alpha:
## system_bus
module system_bus
	#(parameter DATA_WIDTH = 8, 
	parameter ADDR_WIDTH = 14, 
	parameter NO_OF_MASTER = 4, 
	parameter NO_OF_SLAVE = 8,
	parameter [NO_OF_SLAVE*ADDR_WIDTH-1:0] SLAVE_BASE_ADDR = {14'd10, 14'd20, 14'd30, 14'd40, 14'd50, 14'd60, 14'd70, 14'd80}, 
	parameter [NO_OF_SLAVE*ADDR_WIDTH-1:0] SLAVE_END_ADDR = {14'd19, 14'd29, 14'd39, 14'd49, 14'd59, 14'd69, 14'd79, 14'd89}
	) 
	(
	input clk,
	input reset_n,
	input [ADDR_WIDTH*NO_OF_MASTER-1:0]  addr_avm, 
	output [DATA_WIDTH*NO_OF_MASTER-1:0]  readdata_avm,
	input [DATA_WIDTH*NO_OF_MASTER-1:0]  writedata_avm, 
	input [NO_OF_MASTER-1:0]  readen_avm,
	input [NO_OF_MASTER-1:0]  writeen_avm,
	output [NO_OF_MASTER-1:0]  readvalid_avm,
	output [NO_OF_MASTER-1:0]  writevalid_avm,
	input [NO_OF_MASTER-1:0]  waitrequest_avm,
	input [4*NO_OF_MASTER-1:0]priority_no,
	output [ADDR_WIDTH*NO_OF_SLAVE-1:0]  addr_avs,
	input [DATA_WIDTH*NO_OF_SLAVE-1:0]  readdata_avs,
	output [DATA_WIDTH*NO_OF_SLAVE-1:0]  writedata_avs,
	output [NO_OF_SLAVE-1:0]  readen_avs,
	output [NO_OF_SLAVE-1:0]  writeen_avs,
	input [NO_OF_SLAVE-1:0]  readvalid_avs,
	input [NO_OF_SLAVE-1:0]  writevalid_avs,
	output reg [NO_OF_SLAVE-1:0]  waitrequest_avs
	);
	reg [NO_OF_MASTER-1:0] readen_avm_last, writeen_avm_last, readen_avm_reg, writeen_avm_reg;
	reg [NO_OF_MASTER-1:0]  readvalid_avm_reg, readvalid_avm_reg_out, writevalid_avm_reg_out;
	reg [DATA_WIDTH-1:0]  readdata_avm_reg [NO_OF_MASTER-1:0];
	reg [7:0] readvalid_avs_last, writevalid_avs_last;
	reg [DATA_WIDTH-1:0]  readdata_avs_reg [NO_OF_SLAVE-1:0];
	reg [NO_OF_SLAVE-1:0] readvalid_avs_reg;
	reg [NO_OF_SLAVE-1:0] writevalid_avs_reg;
	wire [NO_OF_SLAVE:0] readvalid_avs_reg_x = {1'b0, readvalid_avs_reg};
	wire [NO_OF_SLAVE:0] writevalid_avs_reg_x = {1'b0, writevalid_avs_reg};
	reg [ADDR_WIDTH-1:0] addr_avs_reg [NO_OF_SLAVE-1:0];
	reg [DATA_WIDTH-1:0]  writedata_avs_reg [NO_OF_SLAVE-1:0];
  ...
For scale: ~4200 cells after synthesis, about 660 flip-flops, ~440 I/O pins, roughly 0.034 mm² of cells after synthesis.
Settings: LEC_CHECK=0, ABC_AREA=1, CAP_MARGIN=15, CELL_PAD_IN_SITES_DETAIL_PLACEMENT=1, CELL_PAD_IN_SITES_GLOBAL_PLACEMENT=0, CORE_ASPECT_RATIO=0.61, CORE_MARGIN=4, CORE_UTILIZATION=40, HOLD_SLACK_MARGIN=0.12, MAX_ROUTING_LAYER=met4, MIN_ROUTING_LAYER=met2, SLEW_MARGIN=5; clock period 8.98 ns.
run.sh (not shown) runs the stock make flow with config.mk's settings and CLKGATE_MAP_FILE=.
alpha did not finish; a tool error ended it in global routing (5_1_grt).
### alpha -> beta
# alpha
export LEC_CHECK = 0
export ABC_AREA = 1
export CAP_MARGIN = 15
export CELL_PAD_IN_SITES_DETAIL_PLACEMENT = 1
export CELL_PAD_IN_SITES_GLOBAL_PLACEMENT = 0
export CORE_ASPECT_RATIO = 0.61
export CORE_MARGIN = 4
export CORE_UTILIZATION = 40
export HOLD_SLACK_MARGIN = 0.12
export MAX_ROUTING_LAYER = met4
export MIN_ROUTING_LAYER = met2
export SLEW_MARGIN = 5
create_clock -name core_clock -period 8.98 [get_ports {clk}]
# beta
export LEC_CHECK = 0
export CAP_MARGIN = 20
export CORE_MARGIN = 2
export CORE_UTILIZATION = 57
export SLEW_MARGIN = 20
create_clock -name core_clock -period 3.19 [get_ports {clk}]
==> results <==
[compare] base=alpha new=beta: die area has decreased; total instance count after detailed placement shows a reduction of about 13%; post-synthesis cell count from yosys went down; horizontal extent of the die shows a reduction of 140 µm; total CTS buffers picked up an extra 1.5%.
What the final checks of beta revealed, after a flow that finished every stage, was a layout that fails on hold timing, setup timing.
Relative to beta, the following input files were edited for gamma:
# beta
export LEC_CHECK = 0
export CAP_MARGIN = 20
export CORE_MARGIN = 2
export CORE_UTILIZATION = 57
export SLEW_MARGIN = 20
create_clock -name core_clock -period 3.19 [get_ports {clk}]
# gamma
export LEC_CHECK = 0
export CAP_MARGIN = 20
export CORE_MARGIN = 2
export CORE_UTILIZATION = 66
export CTS_CLUSTER_SIZE = 41
export SETUP_SLACK_MARGIN = -0.2
export SLEW_MARGIN = 20
create_clock -name core_clock -period 3.0 [get_ports {clk}]
Results
FAIL gamma @ global routing (5_1_grt): tool exited with error. Between beta and gamma, the flow reports total CTS buffers decreasing slightly. Placed cell count for gamma is lower than for beta. gamma vs. beta: total die area fell 0.0078 mm²; post-synthesis async set-or-reset flop share held; yosys stat chip area about even; chip height moved down. Re number of buffers inserted to repair setup after CTS: gamma is 7 down on beta. Floorplan die width (gamma / beta): 0.931. As far as proportion of synthesized area in mux cells goes, beta and gamma are indistinguishable; the numbers are identical. As far as synthesized-area fraction occupied by and/or/nand/nor cells goes, beta and gamma are indistinguishable; the numbers are identical. In gamma, the site row count came out 6 below the value in beta.
Changes in delta relative to gamma:
# gamma
export LEC_CHECK = 0
export CAP_MARGIN = 20
export CORE_MARGIN = 2
export CORE_UTILIZATION = 66
export CTS_CLUSTER_SIZE = 41
export SETUP_SLACK_MARGIN = -0.2
export SLEW_MARGIN = 20
create_clock -name core_clock -period 3.0 [get_ports {clk}]
# delta
export LEC_CHECK = 0
export CAP_MARGIN = 20
export CORE_MARGIN = 2
export CORE_UTILIZATION = 12
export PLACE_DENSITY = 0.6
export SLEW_MARGIN = 20
create_clock -name core_clock -period 7.68 [get_ports {clk}]
Results
delta was carried through to the last stage, and its layout satisfied the timing, design-rule and antenna checks. The final weighted congestion in routability-driven placement in delta sits 0.13 below the value recorded for gamma. Relative to gamma, detailed-placement wirelength estimate has gone up in delta. delta reports a lower number of setup buffers added after CTS than gamma does.
Edits applied to the flow inputs when going from delta to epsilon:
# delta
export LEC_CHECK = 0
export CAP_MARGIN = 20
export CORE_MARGIN = 2
export CORE_UTILIZATION = 12
export PLACE_DENSITY = 0.6
export SLEW_MARGIN = 20
create_clock -name core_clock -period 7.68 [get_ports {clk}]
# epsilon
export LEC_CHECK = 0
export CAP_MARGIN = 20
export CORE_MARGIN = 2
export CORE_UTILIZATION = 26
export PLACE_DENSITY = 0.6
export SLEW_MARGIN = 20
create_clock -name core_clock -period 5.19 [get_ports {clk}]
--- outcome ---
- Diff delta and epsilon: diode insertion count for antenna repair lower in epsilon
- epsilon vs delta, total global-route track usage went up by 7.3 points.
- Non-clock buffer count in the final layout for epsilon: 25 up relative to delta
- Post-route standard cell area excluding fillers (higher): delta
- Sort delta and epsilon by clock latency on the worst-skew pair asc -> top: epsilon
- Delta (epsilon minus delta): share of the clock period used by the worst path has increased; pin count of the biggest net entering global routing now smaller; wire length per cell increased by 2.6 µm relative to the old numbers.

## job 3987
system_bus again, from the RTL that the note above started with.
Settings: LEC_CHECK=0, CAP_MARGIN=20, CELL_PAD_IN_SITES_DETAIL_PLACEMENT=2, CORE_MARGIN=9, CORE_UTILIZATION=23, GPL_TIMING_DRIVEN=1, MIN_ROUTING_LAYER=met1, PLACE_DENSITY=0.47, SETUP_SLACK_MARGIN=-0.25, SLEW_MARGIN=20, TNS_END_PERCENT=100; clock period 4.48 ns.
What job 4018 does differently from job 3987 at the input level:
- removing PLACE_DENSITY (formerly 0.47)
- changing CORE_UTILIZATION from 23 to 61
- removing MIN_ROUTING_LAYER (formerly met1)
- changing SETUP_SLACK_MARGIN from -0.25 to 1.24
- changing CORE_MARGIN from 9 to 2
- removing TNS_END_PERCENT (formerly 100)
- removing GPL_TIMING_DRIVEN (formerly 1)
- removing CELL_PAD_IN_SITES_DETAIL_PLACEMENT (formerly 2)
- changing the clock period (ns, I/O delays scaled along) from 4.48 to 4.87
Findings:
Job 4018 reached the end of the flow, and the finished layout is clean on the timing, design-rule and antenna checks. [job 4018] core utilization rose 48 points relative to job 3987. [job 4018] total routing usage reported by global routing rose 21 points relative to job 3987. The launch point of the critical path comes out addr_avm[34] in one run and priority_no[1] in the other, namely in job 3987 and job 4018 respectively. Per the comparison of job 4018 with job 3987, number of tap instances went down by 62%; wire length of the first global-routing pass down about 20%; number of clock-tree buffers in the layout decreased by 26 relative to the old numbers; amount of wire on met2 after detailed routing lost about 18%. Job 3987 → job 4018: later-pin clock latency in the skew report decreased by 0.10 ns relative to the old numbers, power decreased by about 14% relative to the old numbers, detailed-router iteration count before antenna repair up 3, global-route track usage on met2 increased 34 points. Comparing job 3987 and job 4018, the lower register-to-register path setup slack is on job 3987.
The inputs of job 6643 differ from those of job 4018 as listed below.
- CORE_UTILIZATION: 61 -> 57
- SETUP_SLACK_MARGIN: 1.24 -> unset
- the clock period (ns, I/O delays scaled along): 4.87 -> 3.0
[summary]
Job 6643: complete, dirty (negative setup slack). As far as share of synthesized cell area in and-or and or-and compound cells goes, job 6643 and job 4018 are indistinguishable; the numbers are identical. For job 6643, the slowest stage cell on the critical path was sky130_fd_sc_hd__nor4_4, unlike job 4018, where it was sky130_fd_sc_hd__clkdlybuf4s50_1. | antenna diode count | job 6643 vs job 4018 | 6 lower |. Max logic depth of the worst register-to-register path across job 4018 and job 6643: job 6643. Per the comparison of job 6643 with job 4018, routed wire length decreased by about 1.5% relative to the old numbers; final area increased by about 6% relative to the old numbers; worst setup slack after layout decreased by 1.53 ns relative to the old numbers; cell count increased by 354 relative to the old numbers. Lower cell depth of the worst setup path goes to job 4018 over job 6643. In job 6643, the combinational power came out 91% above the value in job 4018. Job 6643 vs. job 4018: total power divided by cell area saw an increase, TritonCTS buffer count saw a decrease. Of the two values seen for worst setup path startpoint, addr_avm[43] was produced by job 6643 and priority_no[1] by job 4018.
Inputs modified between job 6643 and job 9199:
- putting SETUP_SLACK_MARGIN at 1.39 where nothing was set
- swapping 57 for 72 in CORE_UTILIZATION
- putting TNS_END_PERCENT at 5 where nothing was set
- putting PLACE_DENSITY_LB_ADDON at 0.0 where nothing was set
- swapping 3.0 for 4.87 in the clock period (ns, I/O delays scaled along)
## What came out
- Job 9199: CTS H-tree depth is 1 lower than what job 6643 reported.
- Job 9199 vs job 6643: initial core utilization up
- When job 9199 is set beside job 6643, its worst slack at placement turns out to be 1.34 ns larger.
- Diff job 6643 -> job 9199: buffer count from post-CTS setup fixing now smaller, die size down 21%.
- Job 9199 ends up with lower count of standard-cell rows than job 6643 does.
- FAIL for each of job 6643 and job 9199
- Tool error GRT-0232 stopped job 9199 during global routing; no final results.
- Finished, but not clean: job 6643, with negative setup slack.

== JK ==
Starting RTL as in the previous note.
Settings: LEC_CHECK=0, ABC_AREA=1, CAP_MARGIN=20, CORE_MARGIN=2, CORE_UTILIZATION=72, CTS_CLUSTER_DIAMETER=373, CTS_CLUSTER_SIZE=96, PLACE_DENSITY=0.6, SLEW_MARGIN=20, TNS_END_PERCENT=10; clock period 3.38 ns.
JK did not finish: a tool error stopped it during 5_1_grt.
The inputs of MS differ from those of JK as listed below.
Settings: CTS_CLUSTER_DIAMETER: 373 -> unset; CTS_CLUSTER_SIZE: 96 -> unset; ABC_AREA: 1 -> unset; CORE_UTILIZATION: 72 -> 40; TNS_END_PERCENT: 10 -> unset; the clock period (ns, I/O delays scaled along): 3.38 -> 7.0.
[summary]
MS has completed all stages; timing, DRC and antenna checks passed.
Initial cell density of the core in MS is 33 points lower than in JK
From JK to MS the numbers moved as follows: XOR/XNOR share of the synthesized area increased 0.53 points; mean instance size in the synthesized netlist went up; post-cts hold-fix buffer tally comparable; HPWL reported at the end of detailed placement dropped about 26%; placeable core region increased 0.033 sq mm.
Diff JK -> MS: count of instances resized after the clock tree is built shrank by 26, chip area in the Yosys report shrank by 0.0020 sq mm.
Area after synthesis ends up higher on JK.
When MS is measured against JK, its placed instance area turns out 9.5% lower.
The die span in y in MS is 1.3 times that in JK.
Edits applied to the flow inputs when going from MS to AL:
Settings: the clock period (ns, I/O delays scaled along): 7.0 -> 4.3.
Notes after the runs:
- Compared AL vs MS, and portion of the layout cell area used by clock cells is down in AL.
- As of AL, total detailed-routing wirelength had risen slightly compared to MS.
- Relative to MS, sum of routed wire segments on met1 has increased by 460 microns in AL.
- Re layout overhead on the synthesized area: AL is 4.2 points up on MS.
- Placer's final routability congestion estimate delta for AL relative to MS: about 0.46% lower
[inputs] TR vs AL
Settings: CORE_UTILIZATION now 58, was 40; the clock period (ns, I/O delays scaled along) now 2.88, was 4.3.
[summary]
- Every stage of TR finished as expected; the final checks, on the other hand, flagged setup timing, which means the layout fails.
- AL was carried through to the last stage, and its layout satisfied the timing, design-rule and antenna checks.
- When TR is measured against AL, its area added between synthesis and finish turns out 8.1 points higher.
- Cell with the biggest individual delay on the critical path = sky130_fd_sc_hd__clkdlybuf4s50_1: AL; cell with the biggest individual delay on the critical path = sky130_fd_sc_hd__dfstp_2: TR
- In TR, the total wire length came out about 8% above the value in AL.
- Area: TR vs AL -> TR larger
Setup changes, TR to PW
Settings: CORE_UTILIZATION: 58 -> 40; the clock period (ns, I/O delays scaled along): 2.88 -> 5.19.
==> comparison <==
PW: PASS, flow complete, no timing, DRC or antenna violations
[compare] base=TR new=PW: first-pass GRT wire length fell by 11000 microns; filler-free cell count of the finished design shrank by 42.
Compared with TR, in PW detailed-route wire length per cell decreased 1.6 microns; sequential power moved down; leakage power figure now sits lower; post-synthesis average cell area now sits at about the same level; total power draw went down.
Going from TR to PW, the required time of the worst setup path was found to have gone up by 2.36 ns.
Of PW and TR, TR shows the higher global-route met2 utilization, with PW below it.
Between PW and TR, it is PW whose relative area of non-clock buffer cells in the final design is lower, by 6.3 points.
PW ends up with lower total global routing track utilization than TR does.

system_bus again, from the RTL that the note above started with.
clock: 2.88 ns
lec_check: 0
abc_area: 1
cap_margin: 0
cell_pad_in_sites_detail_placement: 0
cell_pad_in_sites_global_placement: 0
core_aspect_ratio: 0.85
core_margin: 2
core_utilization: 72
cts_cluster_size: 72
setup_slack_margin: 0.74
slew_margin: 15
The first run did not get past clock tree synthesis (4_1_cts).
==> next run, changes <==
==> flow/config.mk (replaced) <==
export PLATFORM = sky130hd
export DESIGN_NAME = system_bus
export DESIGN_NICKNAME = system_bus
export VERILOG_FILES = /design/flow/design.v
export SDC_FILE = /design/flow/constraint.sdc
export NUM_CORES = 4
export LEC_CHECK = 0
export CAP_MARGIN = 20
export CORE_MARGIN = 2
export CORE_UTILIZATION = 72
export CTS_CLUSTER_SIZE = 72
export PLACE_DENSITY_LB_ADDON = 0.0
export SETUP_SLACK_MARGIN = 0.71
export SLEW_MARGIN = 20
==> flow/constraint.sdc (replaced) <==
create_clock -name core_clock -period 4.87 [get_ports {clk}]
set_input_delay 0.9740 -clock core_clock [delete_from_list [all_inputs] [get_ports {clk}]]
set_output_delay 0.9740 -clock core_clock [all_outputs]
set_load 0.01 [all_outputs]
=> Now the flow died in global routing (5_1_grt) on ODB-0269; area after synthesis shrinks by 5.8%; synthesized cell count came out lower by 18%; die area came out lower by 5.7%.
==> next run, changes <==
==> flow/config.mk (replaced) <==
export PLATFORM = sky130hd
export DESIGN_NAME = system_bus
export DESIGN_NICKNAME = system_bus
export VERILOG_FILES = /design/flow/design.v
export SDC_FILE = /design/flow/constraint.sdc
export NUM_CORES = 4
export LEC_CHECK = 0
export CAP_MARGIN = 30
export CORE_MARGIN = 2
export CORE_UTILIZATION = 40
export SLEW_MARGIN = 20
==> flow/constraint.sdc (replaced) <==
create_clock -name core_clock -period 8.98 [get_ports {clk}]
set_input_delay 1.7960 -clock core_clock [delete_from_list [all_inputs] [get_ports {clk}]]
set_output_delay 1.7960 -clock core_clock [all_outputs]
set_load 0.01 [all_outputs]
Now the flow ran to the end with no violations.
Synthesized area does not change.
Synthesized cell count is unchanged.
Die size came out higher by 78%.
==> next run, changes <==
--- a/flow/config.mk
+++ b/flow/config.mk
@@ -7,5 +7,11 @@
 export LEC_CHECK = 0
-export CAP_MARGIN = 30
-export CORE_MARGIN = 2
+export ABC_AREA = 1
+export CAP_MARGIN = 10
+export CELL_PAD_IN_SITES_DETAIL_PLACEMENT = 1
+export CELL_PAD_IN_SITES_GLOBAL_PLACEMENT = 1
+export CORE_ASPECT_RATIO = 0.61
+export CORE_MARGIN = 4
 export CORE_UTILIZATION = 40
-export SLEW_MARGIN = 20
+export MAX_ROUTING_LAYER = met4
+export MIN_ROUTING_LAYER = met2
+export SLEW_MARGIN = 5
- Now the flow died in global routing (5_1_grt) (GRT-0116)
- die size grows by roughly a tenth
- area after synthesis increases by a few percent
- synthesized cell count came out higher by about a fifth
==> next run, changes <==
==> flow/config.mk (replaced) <==
export PLATFORM = sky130hd
export DESIGN_NAME = system_bus
export DESIGN_NICKNAME = system_bus
export VERILOG_FILES = /design/flow/design.v
export SDC_FILE = /design/flow/constraint.sdc
export NUM_CORES = 4
export LEC_CHECK = 0
export CAP_MARGIN = 25
export CELL_PAD_IN_SITES_GLOBAL_PLACEMENT = 3
export CORE_MARGIN = 2
export CORE_UTILIZATION = 40
export SLEW_MARGIN = 5
With this change the flow went through all stages and came out clean.
Die size is lower by 8.4%.
Area after synthesis is lower by 5.8%.
Synthesized cell count is lower by 18%.
Power figures rest on the tool's default switching activity, not on a simulated workload.
